==> branch lagoon <==
## pixel_generation
module pixel_generation(
    input clk,                               
    input reset,                             
    input video_on,                          
    input [9:0] x, y,    
    input KEY_UP, KEY_DOWN, KEY_LEFT, KEY_RIGHT,
    output reg [11:0] rgb                    
    );
    reg [1:0] direction;
    reg [1:0] game_state;
    reg [1:0] lives_rem;
    reg game_result;
    reg [1:0] gs;                            
    reg gr;                                  
    parameter X_MAX = 639;                   
    parameter Y_MAX = 479;                   
    parameter SQ_RGB = 12'h00F;              
    parameter BG_RGB = 12'h000;              
    parameter SQUARE_SIZE = 32;              
    parameter SQUARE_VELOCITY_POS = 1;           
    parameter SQUARE_VELOCITY_NEG = 1;
    parameter RECT_RGB = 12'hFFF;
    parameter FLAG_RGB = 12'hF00;
    parameter FLAG_STICK_RGB = 12'hFF0;
    parameter GAME_OVER_RGB = 12'hF0F;
    parameter GAME_START_RGB = 12'h000;
    parameter START_RGB = 12'hFFF;
  ...
Settings: LEC_CHECK=0, CAP_MARGIN=35, CELL_PAD_IN_SITES_GLOBAL_PLACEMENT=1, CORE_ASPECT_RATIO=0.91, CORE_MARGIN=2, CORE_UTILIZATION=40, CTS_CLUSTER_DIAMETER=122, CTS_CLUSTER_SIZE=44, HOLD_SLACK_MARGIN=-0.01, SETUP_SLACK_MARGIN=-0.73, SLEW_MARGIN=20, TNS_END_PERCENT=55; clock period 9.57 ns.
run.sh (not shown) runs the stock make flow with config.mk's settings and CLKGATE_MAP_FILE=.
==> branch cedar: changes against branch lagoon <==
Settings changed: CAP_MARGIN 35 to 20, CELL_PAD_IN_SITES_GLOBAL_PLACEMENT 1 to unset, CORE_ASPECT_RATIO 0.91 to unset, CORE_UTILIZATION 40 to 57, CTS_CLUSTER_DIAMETER 122 to unset, CTS_CLUSTER_SIZE 44 to unset, HOLD_SLACK_MARGIN -0.01 to unset, SETUP_SLACK_MARGIN -0.73 to unset, TNS_END_PERCENT 55 to unset.
==> flow/constraint.sdc (replaced) <==
create_clock -name core_clock -period 8.35 [get_ports {clk}]
set_input_delay 1.6700 -clock core_clock [delete_from_list [all_inputs] [get_ports {clk}]]
set_output_delay 1.6700 -clock core_clock [all_outputs]
set_load 0.01 [all_outputs]
==> branch sierra: changes against branch lagoon <==
Settings changed: CAP_MARGIN 35 to 20, CELL_PAD_IN_SITES_GLOBAL_PLACEMENT 1 to unset, CORE_ASPECT_RATIO 0.91 to unset, CORE_UTILIZATION 40 to 68, CTS_CLUSTER_DIAMETER 122 to 394, CTS_CLUSTER_SIZE 44 to 99, HOLD_SLACK_MARGIN -0.01 to unset, PLACE_DENSITY set to 0.36, SETUP_SLACK_MARGIN -0.73 to -0.46, TNS_END_PERCENT 55 to unset.
==> flow/constraint.sdc (replaced) <==
create_clock -name core_clock -period 5.06 [get_ports {clk}]
set_input_delay 1.0120 -clock core_clock [delete_from_list [all_inputs] [get_ports {clk}]]
set_output_delay 1.0120 -clock core_clock [all_outputs]
set_load 0.01 [all_outputs]
==> branch willow: changes against branch lagoon <==
Settings changed: CAP_MARGIN 35 to 20, CELL_PAD_IN_SITES_GLOBAL_PLACEMENT 1 to unset, CORE_ASPECT_RATIO 0.91 to unset, CORE_UTILIZATION 40 to 68, CTS_CLUSTER_DIAMETER 122 to 394, CTS_CLUSTER_SIZE 44 to 99, HOLD_SLACK_MARGIN -0.01 to unset, PLACE_DENSITY set to 0.36, SETUP_SLACK_MARGIN -0.73 to unset, TNS_END_PERCENT 55 to unset.
==> flow/constraint.sdc (replaced) <==
create_clock -name core_clock -period 5.96 [get_ports {clk}]
set_input_delay 1.1920 -clock core_clock [delete_from_list [all_inputs] [get_ports {clk}]]
set_output_delay 1.1920 -clock core_clock [all_outputs]
set_load 0.01 [all_outputs]
==> notes <==
Branch willow produced a clean layout. Branch lagoon went through all stages and came out clean. Branch cedar went through all stages and came out clean. Branch sierra completed, yet does not pass: setup timing. Wire length: branch lagoon > branch cedar > branch sierra > branch willow. Global-route usage, lowest first: branch lagoon, branch cedar, branch willow, branch sierra. The highest non-clock buffer count belongs to branch sierra, the lowest to branch cedar. The highest utilization belongs to branch sierra, the lowest to branch lagoon. In branch cedar the sequential share of layout area is higher than in branch lagoon, by 0.13 points. In branch lagoon the hold slack is worse than in branch willow, by 0.011 ns. Of branch lagoon and branch sierra, branch lagoon has the higher die area (gap 68%, measured against branch sierra).

---

==> inputs of 09-10 <==
pixel_generation again, from the RTL that the note above started with.
// pixel_generation
module pixel_generation(
    input clk,                               
    input reset,                             
    input video_on,                          
    input [9:0] x, y,    
    input KEY_UP, KEY_DOWN, KEY_LEFT, KEY_RIGHT,
    output reg [11:0] rgb                    
    );
make LEC_CHECK=0 CAP_MARGIN=20 CORE_MARGIN=2 CORE_UTILIZATION=72 CTS_CLUSTER_DIAMETER=247 CTS_CLUSTER_SIZE=29 MAX_ROUTING_LAYER=met4 MIN_ROUTING_LAYER=met1 PLACE_DENSITY_LB_ADDON=0.26 SETUP_SLACK_MARGIN=1.06 SLEW_MARGIN=20 TNS_END_PERCENT=70 finish   # period 5.72 ns
==> inputs of 03-15, as changes to 09-10 <==
==> flow/config.mk (replaced) <==
export PLATFORM = sky130hd
export DESIGN_NAME = pixel_generation
export DESIGN_NICKNAME = pixel_generation
export VERILOG_FILES = /design/flow/design.v
export SDC_FILE = /design/flow/constraint.sdc
export NUM_CORES = 4
export LEC_CHECK = 0
export CAP_MARGIN = 20
export CORE_MARGIN = 2
export CORE_UTILIZATION = 40
export CTS_CLUSTER_SIZE = 44
export HOLD_SLACK_MARGIN = -0.01
export SLEW_MARGIN = 20
==> flow/constraint.sdc (replaced) <==
create_clock -name core_clock -period 10.0 [get_ports {clk}]
set_input_delay 2.0000 -clock core_clock [delete_from_list [all_inputs] [get_ports {clk}]]
set_output_delay 2.0000 -clock core_clock [all_outputs]
set_load 0.01 [all_outputs]
==> inputs of 12-19, as changes to 09-10 <==
==> flow/config.mk (replaced) <==
export PLATFORM = sky130hd
export DESIGN_NAME = pixel_generation
export DESIGN_NICKNAME = pixel_generation
export VERILOG_FILES = /design/flow/design.v
export SDC_FILE = /design/flow/constraint.sdc
export NUM_CORES = 4
export LEC_CHECK = 0
export CAP_MARGIN = 20
export CORE_MARGIN = 7
export CORE_UTILIZATION = 63
export CTS_CLUSTER_DIAMETER = 247
export CTS_CLUSTER_SIZE = 100
export MAX_ROUTING_LAYER = met4
export MIN_ROUTING_LAYER = met1
export SETUP_SLACK_MARGIN = 0.16
export SLEW_MARGIN = 20
export TNS_END_PERCENT = 5
==> flow/constraint.sdc (replaced) <==
create_clock -name core_clock -period 6.62 [get_ports {clk}]
set_input_delay 1.3240 -clock core_clock [delete_from_list [all_inputs] [get_ports {clk}]]
set_output_delay 1.3240 -clock core_clock [all_outputs]
set_load 0.01 [all_outputs]
==> inputs of 03-06, as changes to 09-10 <==
--- a/flow/config.mk
+++ b/flow/config.mk
@@ -8,10 +8,8 @@
 export CAP_MARGIN = 20
 export CORE_MARGIN = 2
-export CORE_UTILIZATION = 72
+export CORE_UTILIZATION = 63
 export CTS_CLUSTER_DIAMETER = 247
-export CTS_CLUSTER_SIZE = 29
 export MAX_ROUTING_LAYER = met4
 export MIN_ROUTING_LAYER = met1
-export PLACE_DENSITY_LB_ADDON = 0.26
 export SETUP_SLACK_MARGIN = 1.06
 export SLEW_MARGIN = 20
==> qor.txt <==
status -> timing/DRC/antenna clean
Post-CTS Setup Inserts -> 0
routability cong. -> 1.18
pre-CTS worst setup slack -> 0.154 ns
Rows -> 49
DP Wirelength -> 38700 um
All-Layer GR Usage -> 44.7%
Die Width -> 150 um
met2 global-route usage -> 62.2%
fp_density -> 64.5%
GR Layer Usage met1 -> 56.6%
Overflow after GRT -> 0
Source of the figures above: 12-19

==> qor.txt <==
met2 global-route usage -> 79.0%
Die Width -> 140 um
fp_density -> 64.5%
Overflow after GRT -> 0
DP Wirelength -> 39400 um
status -> timing/DRC/antenna clean
All-Layer GR Usage -> 55.4%
critical path startpoint -> x[9]
Rows -> 49
pre-CTS worst setup slack -> -0.281 ns
Source of the figures above: 03-06

==> qor.txt <==
status -> timing/DRC/antenna clean
Post-CTS Setup Inserts -> 0
routability cong. -> 1.03
GR Layer Usage met1 -> 50.6%
pre-CTS worst setup slack -> 1.56 ns
Die Width -> 175 um
All-Layer GR Usage -> 34.8%
Source of the figures above: 03-15

==> qor.txt <==
status -> aborted with a tool error
Halt Stage -> 5_1_grt
Run Error -> [ERROR GRT-0116] Global routing finished with congestion. Check the congestion regions in the DRC Viewer.
Post-CTS Setup Inserts -> 53
pre-CTS worst setup slack -> -0.325 ns
Overflow after GRT -> 122
Die Width -> 131 um
Rows -> 46
fp_density -> 73.4%
Source of the figures above: 09-10


---

==> inputs of run A <==
Starting RTL as in the previous note.
clock: 4.52 ns
lec_check: 0
abc_area: 1
cap_margin: 15
core_aspect_ratio: 1.39
core_margin: 2
core_utilization: 72
cts_cluster_size: 10
slew_margin: 20
tns_end_percent: 10
==> run Z (differences from run A) <==
- CAP_MARGIN: 15 -> 20
- CORE_ASPECT_RATIO: 1.39 -> default
- CORE_MARGIN: 2 -> 7
- CTS_CLUSTER_DIAMETER: default -> 28
- CTS_CLUSTER_SIZE: 10 -> 72
- MAX_ROUTING_LAYER: default -> met4
- MIN_ROUTING_LAYER: default -> met1
- SETUP_SLACK_MARGIN: default -> 0.41
- TNS_END_PERCENT: 10 -> 70
==> flow/constraint.sdc (replaced) <==
create_clock -name core_clock -period 3.47 [get_ports {clk}]
set_input_delay 0.6940 -clock core_clock [delete_from_list [all_inputs] [get_ports {clk}]]
set_output_delay 0.6940 -clock core_clock [all_outputs]
set_load 0.01 [all_outputs]
==> run D (differences from run A) <==
- ABC_AREA: 1 -> default
- CAP_MARGIN: 15 -> 20
- CORE_ASPECT_RATIO: 1.39 -> default
- CTS_CLUSTER_SIZE: 10 -> 32
- HOLD_SLACK_MARGIN: default -> 0.29
- PLACE_DENSITY_LB_ADDON: default -> 0.0
- SETUP_SLACK_MARGIN: default -> 0.87
- TNS_END_PERCENT: 10 -> default
==> flow/constraint.sdc (replaced) <==
create_clock -name core_clock -period 6.02 [get_ports {clk}]
set_input_delay 1.2040 -clock core_clock [delete_from_list [all_inputs] [get_ports {clk}]]
set_output_delay 1.2040 -clock core_clock [all_outputs]
set_load 0.01 [all_outputs]
==> run B (differences from run A) <==
- ABC_AREA: 1 -> default
- CAP_MARGIN: 15 -> 20
- CORE_ASPECT_RATIO: 1.39 -> default
- CTS_CLUSTER_DIAMETER: default -> 398
- CTS_CLUSTER_SIZE: 10 -> 99
- PLACE_DENSITY: default -> 0.83
==> flow/constraint.sdc (replaced) <==
create_clock -name core_clock -period 7.29 [get_ports {clk}]
set_input_delay 1.4580 -clock core_clock [delete_from_list [all_inputs] [get_ports {clk}]]
set_output_delay 1.4580 -clock core_clock [all_outputs]
set_load 0.01 [all_outputs]
==> comparison <==
Between run Z and run B, the lower die size is in run B (gap about 14%, measured against run B). Between run B and run A, the lower synthesized cell count is in run B (gap about 22%, measured against run A). Run A ended with an error in 5_1_grt. Run B produced a clean layout. Run Z stopped in 4_1_cts (DPL-0038). Run D aborted during 5_1_grt, error GRT-0232. Synthesized area is the same in run B and run D.
